==> inputs of run a <==
// triangle
module triangle(clk, reset, nt, xi, yi, busy, po, xo, yo);
input        clk, reset, nt;
input  [2:0] xi, yi;
output       busy, po;
output [2:0] xo, yo;
reg busy, po;
reg [4:0] state, next_state;  
reg [6:0] x_cor[0:2];         
reg [6:0] y_cor[0:2];         
reg [1:0] s0_count;           
reg s1_count;                 
reg s2_count;                 
reg s7_count;                 
reg [4:0] horiz;              
reg [3:0] out_count;          
reg signed [8:0] a[0:1];      
reg signed [8:0] b[0:1];      
reg signed [8:0] c[0:1];      
reg [3:0] ep, save_ep;        
reg signed [7:0] value;       
reg [1:0] o_idx;              
reg [2:0] xo, yo;             
reg loc;                      
reg [3:0] start;              
parameter s0=5'd0,s1=5'd1,s2=5'd2,s3=5'd3,s4=5'd4,s5=5'd5,s6=5'd6,s7=5'd7;
integer i,j;
always @(posedge clk or posedge reset)begin
    if(reset) state<=s0;
    else state<=next_state;
end
always @(*)begin
    case(state)
        s0:next_state=(s0_count==2'd3)?s1:s0;
        s1:next_state=(s1_count==1'b1)?s2:s1;
        s2:next_state=(out_count==y_cor[0]||out_count==y_cor[1]||out_count==y_cor[2])?s5:((s2_count==1'b1)?((value==8'd0)?s5:((value[7]==1'b0)?s3:s4)):s2);
        s3:next_state=(o_idx==2'd2)?s5:s2;
        s4:next_state=(o_idx==2'd1)?s5:s2;
        s5:next_state=(out_count==y_cor[0]||out_count==y_cor[2])?s6:((loc==1'b0)?((out_count==y_cor[1])?((start==x_cor[1])?s6:s5):((start==ep)?s6:s5)):((start==x_cor[0])?s6:s5));
        s6:next_state=(out_count==y_cor[2])?s7:s2;
        s7:next_state=(s7_count==1'b1)?s0:s7;
        default:next_state=s0;
    endcase
end
always @(posedge clk or posedge reset)begin
    if(reset) busy<=1'b0;
    else begin
        if(state==s7&&s7_count==1'b1) busy<=1'b0;
        else if(state==s0&&s0_count==2'd0&&nt==1'b0) busy<=1'b0;
        else busy<=1'b1;
    end
end
  ...
Settings: LEC_CHECK=0, ABC_AREA=1, CAP_MARGIN=0, CORE_ASPECT_RATIO=1.39, CORE_MARGIN=2, CORE_UTILIZATION=72, CTS_CLUSTER_DIAMETER=53, CTS_CLUSTER_SIZE=14, PLACE_DENSITY_LB_ADDON=0.06, SETUP_SLACK_MARGIN=0.81, SLEW_MARGIN=40; clock period 2.75 ns.
run.sh (not shown) runs the stock make flow with config.mk's settings and CLKGATE_MAP_FILE=.
==> inputs of run b, as changes to run a <==
==> flow/config.mk (replaced) <==
export PLATFORM = sky130hd
export DESIGN_NAME = triangle
export DESIGN_NICKNAME = triangle
export VERILOG_FILES = /design/flow/design.v
export SDC_FILE = /design/flow/constraint.sdc
export NUM_CORES = 4
export LEC_CHECK = 0
export CAP_MARGIN = 20
export CORE_MARGIN = 2
export CORE_UTILIZATION = 40
export SLEW_MARGIN = 20
==> flow/constraint.sdc (replaced) <==
create_clock -name core_clock -period 4.74 [get_ports {clk}]
set_input_delay 0.9480 -clock core_clock [delete_from_list [all_inputs] [get_ports {clk}]]
set_output_delay 0.9480 -clock core_clock [all_outputs]
set_load 0.01 [all_outputs]
==> inputs of run c, as changes to run a <==
--- a/flow/config.mk
+++ b/flow/config.mk
@@ -10,8 +10,8 @@
 export CORE_ASPECT_RATIO = 1.39
 export CORE_MARGIN = 2
-export CORE_UTILIZATION = 72
-export CTS_CLUSTER_DIAMETER = 53
-export CTS_CLUSTER_SIZE = 14
-export PLACE_DENSITY_LB_ADDON = 0.06
-export SETUP_SLACK_MARGIN = 0.81
+export CORE_UTILIZATION = 55
+export CTS_CLUSTER_DIAMETER = 27
+export GPL_ROUTABILITY_DRIVEN = 0
+export PLACE_DENSITY_LB_ADDON = 0.01
+export SETUP_SLACK_MARGIN = 1.79
 export SLEW_MARGIN = 40
==> flow/constraint.sdc (replaced) <==
create_clock -name core_clock -period 7.3 [get_ports {clk}]
set_input_delay 1.4600 -clock core_clock [delete_from_list [all_inputs] [get_ports {clk}]]
set_output_delay 1.4600 -clock core_clock [all_outputs]
set_load 0.01 [all_outputs]
==> summary of the runs <==
Register-to-register slack: run c is better than run b (1.9 ns).
Synthesized area is the same in run a and run c.
In run b the clock-buffer cell count is lower than in run c, by 1.
Between run c and run b, the lower setup slack is in run b (gap 1.9 ns).
In flip-flop count, run b and run c do not differ.
Of run b and run c, run c has the higher wire length (gap 8.7%, measured against run c).
Between run c and run b, the lower clock power is in run c (gap 37%, measured against run b).
Run b finished clean. Run a aborted during 5_1_grt (GRT-0116). Run c completed with no timing, DRC or antenna violations.
Between run c and run b, the lower combinational power is in run c (gap about 90%, measured against run b).
Between run b and run c, the lower worst hold slack is in run c (gap 0.0036 ns).
Against run b, the final area of run c is higher by 1.7%.
In run c the critical path depth is higher than in run b, by 2.
==> figures <==
| item | run a | run b | run c |
|---|---|---|---|
| Status | aborted with a tool error | complete, no violations | complete, no violations |
| Failing step | 5_1_grt | - | - |
| Count of nets after finishing | - | 1234 | 1509 |
| Number of stages on the worst hold path | - | 1 | 1 |
| Final weighted congestion in routability-driven placement | 0.9604 | 0.8759 | - |
| Top fanout value on the critical path | - | 7 | 14 |
| Total tool warning count | - | 39 | 39 |
| Total detailed-routing wirelength | - | 22.23 mm | 24.36 mm |
| Tapcells inserted | - | 324 | 244 |
| Routed length per placed instance | - | 16.41 um | 15.72 um |
| Power spent charging and discharging nets | - | 667.7 uW | 263.9 uW |
| Slew at the pin closest to its max-slew limit | - | 0.8464 ns | 0.8545 ns |
| CP Data Arrival Time | - | 4.77 ns | 5.44 ns |
| Data buffer area share | - | 0.03015 | 0.02041 |
| Sequential cell area | - | 2615 sq um | 2614 sq um |
| Startpoint of the tightest hold check path | - | s7_count | s1_count |
| Placement Setup Slack | -1.734 ns | 0.1700 ns | 1.679 ns |
| Comb/total area | - | 0.6102 | 0.5957 |
| Sequential fraction of total cell area | - | 0.2424 | 0.2382 |
| Setup violators final | - | 0 | 0 |
| Logic area | - | 6584 sq um | 6538 sq um |
| Synthesized netlist net count | 1513 | 1213 | 1513 |
| Setup slack of the worst register-to-register path | - | 0.24 ns | 2.11 ns |
| Area fraction in mux cells | 0.0009713 | 0.05939 | 0.0009713 |
No activity file was given, so power comes from the tool's default toggle rates.
